// execution_unit
module execution_unit (
input logic clk,
input logic rst_b,
input logic req,
input logic [2:0] req_id,
input logic req_type,
input logic [63:0] req_data1,
input logic [63:0] req_data2,
output logic fifo_full,
output logic rsp,
output logic [2:0] rsp_id,
output logic [63:0] rsp_data );
==> flow/config.mk <==
export PLATFORM = sky130hd
export DESIGN_NAME = execution_unit
export DESIGN_NICKNAME = execution_unit
export VERILOG_FILES = /design/flow/design.v
export SDC_FILE = /design/flow/constraint.sdc
export NUM_CORES = 4
export LEC_CHECK = 0
export ABC_AREA = 0
export CAP_MARGIN = 20
export CORE_ASPECT_RATIO = 0.71
export CORE_MARGIN = 2
export CORE_UTILIZATION = 72
export CTS_CLUSTER_SIZE = 37
export GPL_ROUTABILITY_DRIVEN = 1
export MAX_ROUTING_LAYER = met4
export PLACE_DENSITY_LB_ADDON = 0.03
export SLEW_MARGIN = 20
export TNS_END_PERCENT = 55
==> flow/constraint.sdc <==
create_clock -name core_clock -period 4.18 [get_ports {clk}]
set_input_delay 0.8360 -clock core_clock [delete_from_list [all_inputs] [get_ports {clk}]]
set_output_delay 0.8360 -clock core_clock [all_outputs]
set_load 0.01 [all_outputs]
run.sh (not shown) runs the stock make flow with config.mk's settings and CLKGATE_MAP_FILE=.
The baseline finished but fails on negative setup slack.
Next try:
Settings changed: ABC_AREA 0 to unset, CORE_ASPECT_RATIO 0.71 to unset, CTS_CLUSTER_SIZE 37 to 75, GPL_ROUTABILITY_DRIVEN 1 to unset, HOLD_SLACK_MARGIN set to 0.29, MAX_ROUTING_LAYER met4 to unset, PLACE_DENSITY_LB_ADDON 0.03 to 0.01, SETUP_SLACK_MARGIN set to 2.37, TNS_END_PERCENT 55 to unset.
Clock period 4.18 ns to 7.95 ns, I/O delays scaled along.
The changed run finished with negative setup slack left.
Worst hold slack gets better by 210 ps.
Register-to-register slack gets better by 3800 ps.
Setup slack gets better by 3800 ps.
Area after synthesis is unchanged.
First-iteration DRC count went down by roughly a tenth.
Die area stays flat.
Fmax went up slightly.
Synthesized cell count stays the same.

== willow ==
execution_unit again, from the RTL that the note above started with.
clock: 7.27 ns
lec_check: 0
abc_area: 1
cap_margin: 5
cell_pad_in_sites_detail_placement: 2
cell_pad_in_sites_global_placement: 3
core_margin: 2
core_utilization: 61
cts_cluster_size: 37
gpl_routability_driven: 0
max_routing_layer: met4
setup_slack_margin: 1.01
slew_margin: 20
tns_end_percent: 55
The log for willow ends in 3_1_place_gp_skip_io with error GPL-0301, so the run never completed.
For ember, these inputs were changed with respect to willow:
- CAP_MARGIN now 20, was 5
- TNS_END_PERCENT now 5, was 55
- PLACE_DENSITY_LB_ADDON now 0.02, previously not set
- ABC_AREA now 0, was 1
- SETUP_SLACK_MARGIN now 1.19, was 1.01
- CORE_UTILIZATION now 72, was 61
- CELL_PAD_IN_SITES_DETAIL_PLACEMENT no longer set, was 2
- CELL_PAD_IN_SITES_GLOBAL_PLACEMENT no longer set, was 3
- CORE_ASPECT_RATIO now 0.71, previously not set
- GPL_ROUTABILITY_DRIVEN now 1, was 0
- the clock period (ns, I/O delays scaled along) now 4.08, was 7.27
## What came out
Ran to the end and failed final checks on setup timing: ember. Looking at area fraction in xor and xnor cells, ember sits 0.79 points above willow. ember — number of standard cells reported by yosys 23% lower, willow as reference. In the metrics for ember and willow, the one carrying the lower mean post-synth cell area is willow. Diff willow -> ember: die size -18%; number of placement rows -38.
## Diff of input files: garnet against ember
- a deleted TNS_END_PERCENT that had been 5
- a deleted GPL_ROUTABILITY_DRIVEN that had been 1
- a change of CORE_UTILIZATION from 72 to 31
- a deleted SETUP_SLACK_MARGIN that had been 1.19
- a deleted MAX_ROUTING_LAYER that had been met4
- a deleted PLACE_DENSITY_LB_ADDON that had been 0.02
- a deleted ABC_AREA that had been 0
- a deleted CORE_ASPECT_RATIO that had been 0.71
- a deleted CTS_CLUSTER_SIZE that had been 37
- a change of the clock period (ns, I/O delays scaled along) from 4.08 to 9.79
==> comparison <==
- garnet reached the final stage; the timing, design-rule and antenna checks on its layout passed.
- For garnet, the startpoint of the worst setup timing path was i_mul.mul_data1_q2[20]$_DFFE_PP_, unlike ember, where it was i_mul.mul_data1_q2[12]$_DFFE_PP_.
- When the final numbers for ember and garnet were put side by side, the register fraction of the total cell area turned out to be greater in garnet.
- Looking at standard cell with the maximum stage delay on the critical path, the fa_1 result is from ember; the edfxtp_1 one comes from garnet.

The RTL this note starts from:
==> flow/design.v <==
typedef struct packed { logic req; logic [2:0] req_id; logic req_type; logic [63:0] req_data1; logic [63:0] req_data2;} req_pkt_type;
typedef struct packed { logic rsp; logic [2:0] rsp_id; logic [63:0] rsp_data;} rsp_pkt_type;
module execution_unit (
input logic clk,
input logic rst_b,
input logic req,
input logic [2:0] req_id,
input logic req_type,
input logic [63:0] req_data1,
input logic [63:0] req_data2,
output logic fifo_full,
output logic rsp,
output logic [2:0] rsp_id,
output logic [63:0] rsp_data );
req_pkt_type input_req;
rsp_pkt_type output_rsp;
assign input_req = {req, req_id, req_type, req_data1, req_data2};
assign rsp = output_rsp.rsp;
assign rsp_id = output_rsp.rsp_id;
assign rsp_data = output_rsp.rsp_data;
logic write_in, read;
req_pkt_type output_req;
logic mul_req, mul_rsp, mul_grant, mul_free;
logic [2:0] mul_req_id, mul_rsp_id;
logic [63:0] mul_rsp_data;
logic add_req, add_rsp, add_grant, add_free;
logic [2:0] add_req_id, add_rsp_id;
logic [63:0] add_rsp_data;
logic [1:0] rr_req;
logic [1:0] rr_grant;
assign write_in = input_req.req;
inp_fifo i_inp_fifo(.clk(clk), .rst_b(rst_b), .write_in(write_in), .read(read), .input_req(input_req), .output_req(output_req), .fifo_full(fifo_full));
assign read = output_req.req && (mul_req || add_req);
assign mul_req = output_req.req && (output_req.req_type == 1'b1) && mul_free;
mul i_mul (
.clk(clk), .rst_b(rst_b), 
.mul_req(mul_req),
.mul_req_id(output_req.req_id),
.mul_data1(output_req.req_data1),
.mul_data2(output_req.req_data2),
.grant(mul_grant),
.mul_rsp(mul_rsp),
.mul_rsp_id(mul_rsp_id),
.mul_rsp_data(mul_rsp_data),
.mul_free(mul_free)
);
assign add_req = output_req.req && (output_req.req_type == 1'b0) && add_free;
add i_add (
.clk(clk), .rst_b(rst_b), 
.add_req(add_req),
.add_req_id(output_req.req_id),
.add_data1(output_req.req_data1),
.add_data2(output_req.req_data2),
.grant(add_grant),
.add_rsp(add_rsp),
.add_rsp_id(add_rsp_id),
.add_rsp_data(add_rsp_data),
.add_free(add_free)
);
assign rr_req = {mul_rsp, add_rsp};
assign mul_grant = rr_grant[1];
assign add_grant = rr_grant[0];
assign rr_grant = {rr_req[1], rr_req[0] & ~rr_req[1]};
assign output_rsp.rsp = |rr_grant;
assign output_rsp.rsp_id = rr_grant[1] ? mul_rsp_id : rr_grant[0] ? add_rsp_id : '0;
assign output_rsp.rsp_data = rr_grant[1] ? mul_rsp_data : rr_grant[0] ? add_rsp_data : '0;
endmodule
module inp_fifo #(parameter DEPTH = 4, PTR_WIDTH = $clog2(DEPTH))
(
   input  logic   clk,
   input  logic   rst_b,
   input logic    write_in, 
   input logic    read, 
   input req_pkt_type input_req,  
   output req_pkt_type output_req,  
   output logic fifo_full   
);
logic fifo_empty;
logic [DEPTH-1:0][132:0] fifo_mem;  
logic [PTR_WIDTH-1 : 0] rd_ptr;
logic [PTR_WIDTH-1 : 0] wr_ptr;
logic [PTR_WIDTH : 0] count;
always_ff @(posedge clk or negedge rst_b)
begin
   if(~rst_b) begin
      wr_ptr     <= '0;       
      rd_ptr     <= '0;      
      count <= '0;
      fifo_mem <= '0;
   end else begin
   if(read) begin
         rd_ptr <= rd_ptr + 1'b1;                          
   end  
   if(write_in) begin
         fifo_mem[wr_ptr] <= input_req;              
         wr_ptr <= wr_ptr + 1'b1;           
   end
   if(read && !write_in) begin
	  count <= count - 1;
   end   
   else if(write_in && !read) begin
	  count <= count + 1;
   end   
   end
end   
assign output_req = !fifo_empty ? fifo_mem[rd_ptr] : '0;
assign fifo_empty = (count == 0) ? 1'b1 : 1'b0;                            
assign fifo_full = (count == DEPTH) ? 1'b1 : 1'b0;
endmodule
module add (
    input logic clk,
	input logic rst_b,
    input logic add_req,
	input logic [2:0] add_req_id,
	input logic [63:0] add_data1,
	input logic [63:0] add_data2,
	input logic grant,
	output logic add_rsp,
	output logic [2:0] add_rsp_id,
	output logic [63:0] add_rsp_data,
	output logic add_free
);
logic add_req_q;
logic [2:0] add_req_id_q;
logic [63:0] add_data1_q, add_data2_q;
logic add_rsp_prev;
logic [2:0] add_rsp_id_prev;
logic [64:0] add_rsp_data_prev;
always_ff @(posedge clk or negedge rst_b) begin
    if(!rst_b) begin
	    add_free <= 1'b1;
		add_rsp <= '0;
		add_rsp_id <= '0;
		add_rsp_data <= '0;
		add_rsp_prev <= '0;
		add_req_q <= '0;
	end else 
	begin
	    if(add_req) add_free <= 1'b0;
	    add_req_q <= add_req;
		add_req_id_q <= add_req_id;
		add_data1_q <= add_data1;
		add_data2_q <= add_data2;
		add_rsp_prev <= add_req_q;
		add_rsp_id_prev <= add_req_id_q;
		add_rsp_data_prev <= (add_data1_q + add_data2_q);
		if(grant) begin
		    add_free <= 1'b1;
			add_rsp <= 0;
			add_rsp_id <= '0;
			add_rsp_data <= '0;
		end else begin
			if(add_rsp_prev) begin
				add_rsp <= 1'b1;
				add_rsp_id <= add_rsp_id_prev;
				add_rsp_data <= add_rsp_data_prev[63:0];
			end
		end	
    end
end
endmodule
module mul (
    input logic clk,
	input logic rst_b,
    input logic mul_req,
	input logic [2:0] mul_req_id,
	input logic [63:0] mul_data1,
	input logic [63:0] mul_data2,
	input logic grant,
	output logic mul_rsp,
	output logic [2:0] mul_rsp_id,
	output logic [63:0] mul_rsp_data,
	output logic mul_free
);
logic mul_req_q;
logic [2:0] mul_req_id_q;
logic [63:0] mul_data1_q, mul_data2_q;
logic mul_req_q2;
logic [2:0] mul_req_id_q2;
logic [63:0] mul_data1_q2, mul_data2_q2;
logic mul_rsp_prev;
logic [2:0] mul_rsp_id_prev;
logic [128:0] mul_rsp_data_prev;
always_ff @(posedge clk or negedge rst_b) begin
    if(!rst_b) begin
	    mul_free <= 1'b1;
		mul_req_q <= '0;
		mul_req_q2 <= '0;
		mul_rsp <= '0;
		mul_rsp_id <= '0;
		mul_rsp_data <= '0;
		mul_rsp_prev <= '0;
	end else begin
	    if(mul_req) mul_free <= 1'b0;
	    mul_req_q <= mul_req;
		mul_req_id_q <= mul_req_id;
		mul_data1_q <= mul_data1;
		mul_data2_q <= mul_data2;
		mul_req_q2 <= mul_req_q;
		mul_req_id_q2 <= mul_req_id_q;
		mul_data1_q2 <= mul_data1_q;
		mul_data2_q2 <= mul_data2_q;
		mul_rsp_prev <= mul_req_q2;
		mul_rsp_id_prev <= mul_req_id_q2;
		mul_rsp_data_prev <= (mul_data1_q2 * mul_data2_q2);
		if(grant) begin
		    mul_free <= 1'b1;
			mul_rsp <= 0;
			mul_rsp_id <= '0;
			mul_rsp_data <= '0;
		end else begin
			if(mul_rsp_prev) begin
				mul_rsp <= 1'b1;
				mul_rsp_id <= mul_rsp_id_prev;
				mul_rsp_data <= mul_rsp_data_prev[63:0];
			end
		end	
    end
end
endmodule
clock: 3.07 ns
lec_check: 0
abc_area: 1
cap_margin: 20
core_margin: 2
core_utilization: 72
cts_cluster_diameter: 202
place_density_lb_addon: 0.14
setup_slack_margin: 0.88
slew_margin: 20
The starting point finished but fails on negative setup slack.
Next try:
- ABC_AREA: 1 -> 0
- CAP_MARGIN: 20 -> 10
- CORE_ASPECT_RATIO: default -> 0.72
- CTS_CLUSTER_DIAMETER: 202 -> default
- CTS_CLUSTER_SIZE: default -> 37
- GPL_ROUTABILITY_DRIVEN: default -> 1
- MAX_ROUTING_LAYER: default -> met4
- PLACE_DENSITY_LB_ADDON: 0.14 -> default
- SETUP_SLACK_MARGIN: 0.88 -> 0.49
- TNS_END_PERCENT: default -> 55
- clock period: 3.07 -> 5.44 ns (I/O delays scaled with it)
The changed run finished with negative setup slack left.
Register-to-register slack improved by 1.8 ns.
Clock skew hardly moves.
Non-clock buffer count fell by 250.
Sequential share of layout area climbs by 1.5 points.
Worst setup slack gets better by 1.8 ns.
